Setup of v35:
Design top, start of the top module:
module top(
    input clk, rst,
    input [3:0] key_in,
    output [6:0] seg,
    output [7:0] sel,
    output reg [2:0] led, sel_led,
    output buz
);
Size in the first run: about 1300 cells after synthesis, roughly 160 flip-flops, ~28 I/O pins, roughly 9600 um2 of cells after synthesis.
clock: 9.7 ns
lec_check: 0
abc_area: 1
cap_margin: 0
cell_pad_in_sites_global_placement: 1
core_margin: 5
core_utilization: 52
cts_cluster_diameter: 178
cts_cluster_size: 100
hold_slack_margin: 0.14
max_routing_layer: met5
min_routing_layer: met1
place_density_lb_addon: 0.24
setup_slack_margin: 1.27
slew_margin: 20
tns_end_percent: 30
run.sh (not shown) runs the stock make flow with config.mk's settings and CLKGATE_MAP_FILE=.
The inputs of v40 differ from those of v35 as listed below.
# v35
export LEC_CHECK = 0
export ABC_AREA = 1
export CAP_MARGIN = 0
export CELL_PAD_IN_SITES_GLOBAL_PLACEMENT = 1
export CORE_MARGIN = 5
export CORE_UTILIZATION = 52
export CTS_CLUSTER_DIAMETER = 178
export CTS_CLUSTER_SIZE = 100
export HOLD_SLACK_MARGIN = 0.14
export MAX_ROUTING_LAYER = met5
export MIN_ROUTING_LAYER = met1
export PLACE_DENSITY_LB_ADDON = 0.24
export SETUP_SLACK_MARGIN = 1.27
export SLEW_MARGIN = 20
export TNS_END_PERCENT = 30
create_clock -name core_clock -period 9.7 [get_ports {clk}]
# v40
export LEC_CHECK = 0
export CAP_MARGIN = 0
export CELL_PAD_IN_SITES_GLOBAL_PLACEMENT = 1
export CORE_MARGIN = 2
export CORE_UTILIZATION = 65
export CTS_CLUSTER_SIZE = 17
export HOLD_SLACK_MARGIN = 0.3
export MAX_ROUTING_LAYER = met5
export MIN_ROUTING_LAYER = met1
export SLEW_MARGIN = 20
create_clock -name core_clock -period 5.68 [get_ports {clk}]
### Flow results
- The share of total power in combinational logic was comparable across v40 and v35.
- Taking v35 as the reference point, the fraction of standard cell area that is sequential of v40 falls by 1.7 points.
- v40 vs v35 — hold slack dropped 0.027 ns.
> inputs changed (v40 -> v41)
# v40
export LEC_CHECK = 0
export CAP_MARGIN = 0
export CELL_PAD_IN_SITES_GLOBAL_PLACEMENT = 1
export CORE_MARGIN = 2
export CORE_UTILIZATION = 65
export CTS_CLUSTER_SIZE = 17
export HOLD_SLACK_MARGIN = 0.3
export MAX_ROUTING_LAYER = met5
export MIN_ROUTING_LAYER = met1
export SLEW_MARGIN = 20
create_clock -name core_clock -period 5.68 [get_ports {clk}]
# v41
export LEC_CHECK = 0
export CAP_MARGIN = 20
export CORE_MARGIN = 2
export CORE_UTILIZATION = 56
export SLEW_MARGIN = 20
create_clock -name core_clock -period 8.76 [get_ports {clk}]
==> results <==
- Wire length on met3 ended up about 40% lower on v41 than on v40.
- When the final numbers for v41 and v40 were put side by side, the global-route usage turned out to be greater in v40.
- Compare v41 and v40 | number of resized instances in the post-cts repair step higher: v40
- Looking at switching power of the nets across both flows, v41 is the stronger of the two, with v40 trailing.
- v40 has lower biggest fanout along the worst timing path than v41.
- From v40 to v41 the numbers moved as follows: clock latency of the later-clocked register in the worst-skew pair about even, setup slack rose 1.18 ns.
- v41 reached the end of the flow, and the finished layout is clean on the timing, design-rule and antenna checks.
#### Input delta (v3 over v41)
# v41
export LEC_CHECK = 0
export CAP_MARGIN = 20
export CORE_MARGIN = 2
export CORE_UTILIZATION = 56
export SLEW_MARGIN = 20
create_clock -name core_clock -period 8.76 [get_ports {clk}]
# v3
export LEC_CHECK = 0
export CAP_MARGIN = 20
export CORE_MARGIN = 2
export CORE_UTILIZATION = 66
export SLEW_MARGIN = 20
create_clock -name core_clock -period 4.52 [get_ports {clk}]
[summary]
Among v41 and v3, a clean, completed layout was produced by v41 alone. v3: all stages done; final checks FAILED (negative setup slack). Compared to v41, v3 shows a narrower setup margin. v3 gives less final worst hold slack than v41 did. A launch point of the worst path of u_seg.idx[1] is what v41 shows, while u_seg.idx[0] belongs to v3. | count of non-CTS buffers in the layout | higher: v3 |. Path category of the worst min-delay check = in2async: v3; path category of the worst min-delay check = reg2reg: v41. Compared with v41, v3 shows total power that has gone up by more than half. v3 vs. v41: utilization moved up; sequential portion of the cell area lost 4.4 points.

---

Setup of job 5252:
top again, from the RTL that the note above started with.
==> flow/design.v (excerpt) <==
module top(
    input clk, rst,
    input [3:0] key_in,
    output [6:0] seg,
    output [7:0] sel,
    output reg [2:0] led, sel_led,
    output buz
);
clock: 4.81 ns
lec_check: 0
abc_area: 1
cap_margin: 20
core_margin: 2
core_utilization: 72
cts_cluster_diameter: 199
cts_cluster_size: 24
place_density_lb_addon: 0.14
slew_margin: 20
Job 5252 ran in full, but the layout does not pass; the checks complain about negative setup slack.
Changes in job 9771 relative to job 5252:
Settings: a deleted CTS_CLUSTER_SIZE that had been 24; a deleted PLACE_DENSITY_LB_ADDON that had been 0.14; a deleted ABC_AREA that had been 1; a deleted CTS_CLUSTER_DIAMETER that had been 199; a change of the clock period (ns, I/O delays scaled along) from 4.81 to 7.99.
--- outcome ---
Having completed the whole flow, job 9771 delivered a layout that passed the timing, design-rule and antenna checks. Job 5252 ended up with sky130_fd_sc_hd__dfrtp_2 as its cell with the biggest individual delay on the critical path; job 9771 ended up with sky130_fd_sc_hd__clkdlybuf4s50_1. The fraction of met2 tracks used by global routing number comes out lower for job 9771 vs job 5252. There was hardly any difference in adder and majority gate portion of the synthesized area between job 5252 and job 9771. Job 5252 → job 9771: hold slack fell by 16 ps, non-clock buffer count moved down, area of the mapped netlist +1.9%, mean instance size in the synthesized netlist higher. Note that the tally of unique sky130hd cells used after synthesis recorded for job 9771 amounts to 1.3 times the value seen in job 5252. Compared job 9771 vs job 5252, and first-pass GRT wire length is down in job 9771.
Input-level comparison between job 3104 and job 9771:
Settings: CORE_UTILIZATION changed from 72 to 68; ABC_AREA newly set to 1; CTS_CLUSTER_SIZE newly set to 15; the clock period (ns, I/O delays scaled along) changed from 7.99 to 4.52.
## What came out
Between job 9771 and job 3104, the flow reports area after synthesis decreasing slightly.
Critical path depth: job 3104 vs job 9771 up 9
Compared with job 9771, job 3104 degrades power dissipated by switching net loads.
Measured against job 3104, the number of buffers outside the clock class in the layout of job 9771 comes out at 0.26 times the reference value.
Taking job 9771 as the reference, in job 3104 relative contribution of combinational cells to total power saw an increase, final-layout fill cell count saw a decrease.
Job 3104 completed end to end; final checks failed (negative setup slack).
Power is estimated from default activity; no workload was simulated.
